// test_wrapper
module test_wrapper #(
	parameter SYS_VERSION = 41,
	parameter WIDTH = 16,
	parameter NUM_SUB_MON = 3
)(
	input clk,
	input reset,
	input       [5:0] slave_address,
	input             slave_read,
	input             slave_write,
	input      [31:0] slave_writedata,
	output reg [31:0] slave_readdata,
	output [WIDTH-1:0] dut_a,
	output [WIDTH-1:0] dut_b,
	input  [WIDTH-1:0] dut_out
);
Size: about 3,500 cells after synthesis, about 790 flip-flops, ~31,000 sq um of cells after synthesis.
clock: 2.34 ns
lec_check: 0
abc_area: 1
cap_margin: 20
cell_pad_in_sites_detail_placement: 1
cell_pad_in_sites_global_placement: 2
core_aspect_ratio: 1.83
core_margin: 2
core_utilization: 69
cts_cluster_size: 20
hold_slack_margin: 0.15
max_routing_layer: met5
min_routing_layer: met2
place_density_lb_addon: 0.23
slew_margin: 20
run.sh (not shown) runs the stock make flow with config.mk's settings and CLKGATE_MAP_FILE=.
The starting point did not get past global placement without I/O (3_1_place_gp_skip_io).
Rerun with:
ABC_AREA = default   (was 1)
CELL_PAD_IN_SITES_DETAIL_PLACEMENT = default   (was 1)
CELL_PAD_IN_SITES_GLOBAL_PLACEMENT = default   (was 2)
CORE_ASPECT_RATIO = default   (was 1.83)
CORE_UTILIZATION = 40   (was 69)
CTS_CLUSTER_SIZE = default   (was 20)
HOLD_SLACK_MARGIN = default   (was 0.15)
MAX_ROUTING_LAYER = default   (was met5)
MIN_ROUTING_LAYER = default   (was met2)
PLACE_DENSITY_LB_ADDON = default   (was 0.23)
clock period = 2.8 ns   (was 2.34 ns; I/O delays follow)
With this change the flow finished with timing, DRC and antenna clean; die area is higher by 60%; area after synthesis fell by 6.6%; synthesized cell count goes down by 29%.
Rerun with:
CORE_UTILIZATION = 72   (was 40)
CTS_CLUSTER_SIZE = 50   (was default)
PLACE_DENSITY = 0.76   (was default)
clock period = 2.94 ns   (was 2.8 ns; I/O delays follow)
Effect: Routed wire length climbs by 2.3%. Clock skew fell by 0.018 ns. Power is lower by 6.1%. First-iteration DRC count grows by 41%. Design area fell by 2.1%. Global-route usage goes up by 15 points. Clock power falls by about 8%. Non-clock buffer count climbs by 5. Worst setup slack gets worse by 0.036 ns. Sequential share of layout area grows by 1.2 points.
Rerun with:
CORE_UTILIZATION = 71   (was 72)
CTS_CLUSTER_DIAMETER = 285   (was default)
CTS_CLUSTER_SIZE = default   (was 50)
PLACE_DENSITY = 0.39   (was 0.76)
clock period = 2.01 ns   (was 2.94 ns; I/O delays follow)
The new run finished with setup timing left.
Total power went up by 49%.
Setup slack is worse by 0.46 ns.
Synthesized area is unchanged.
Clock skew grows by 0.0052 ns.
Global-route usage rose by 3.8 points.


north:
test_wrapper again, from the RTL that the note above started with.
==> flow/config.mk <==
export PLATFORM = sky130hd
export DESIGN_NAME = test_wrapper
export DESIGN_NICKNAME = test_wrapper
export VERILOG_FILES = /design/flow/design.v
export SDC_FILE = /design/flow/constraint.sdc
export NUM_CORES = 4
export LEC_CHECK = 0
export CAP_MARGIN = 20
export CORE_MARGIN = 2
export CORE_UTILIZATION = 40
export SETUP_SLACK_MARGIN = 0.16
export SLEW_MARGIN = 20
==> flow/constraint.sdc <==
create_clock -name core_clock -period 2.8 [get_ports {clk}]
set_input_delay 0.5600 -clock core_clock [delete_from_list [all_inputs] [get_ports {clk}]]
set_output_delay 0.5600 -clock core_clock [all_outputs]
set_load 0.01 [all_outputs]
north reached the end of the flow, and the finished layout is clean on the timing, design-rule and antenna checks.
The following lists how south was set up differently from north:
- removing SETUP_SLACK_MARGIN (formerly 0.16)
- setting PLACE_DENSITY to 0.76 for the first time
- setting HOLD_SLACK_MARGIN to -0.1 for the first time
- setting CTS_CLUSTER_SIZE to 50 for the first time
- changing CORE_UTILIZATION from 40 to 72
- changing the clock period (ns, I/O delays scaled along) from 2.8 to 3.12
[summary]
- south ran to completion and came out clean on the timing, design-rule and antenna checks.
- In south the fraction of area in non-clock buffers turned out 0.44 points lower than in north.
- Of south and north, the higher power belongs to north.
- Compared with north, south shows a period utilization that is 2.5 points lower.
- Taking north as the reference, in south final design utilization climbed 35 points; post-layout worst setup margin climbed 0.11 ns; maximum clock frequency dropped 31 MHz; sequential share of layout area climbed 1.8 points.
- Re signed area change from the synthesized netlist to the final layout: north was higher than south.
Power figures rest on the tool's default switching activity, not on a simulated workload.
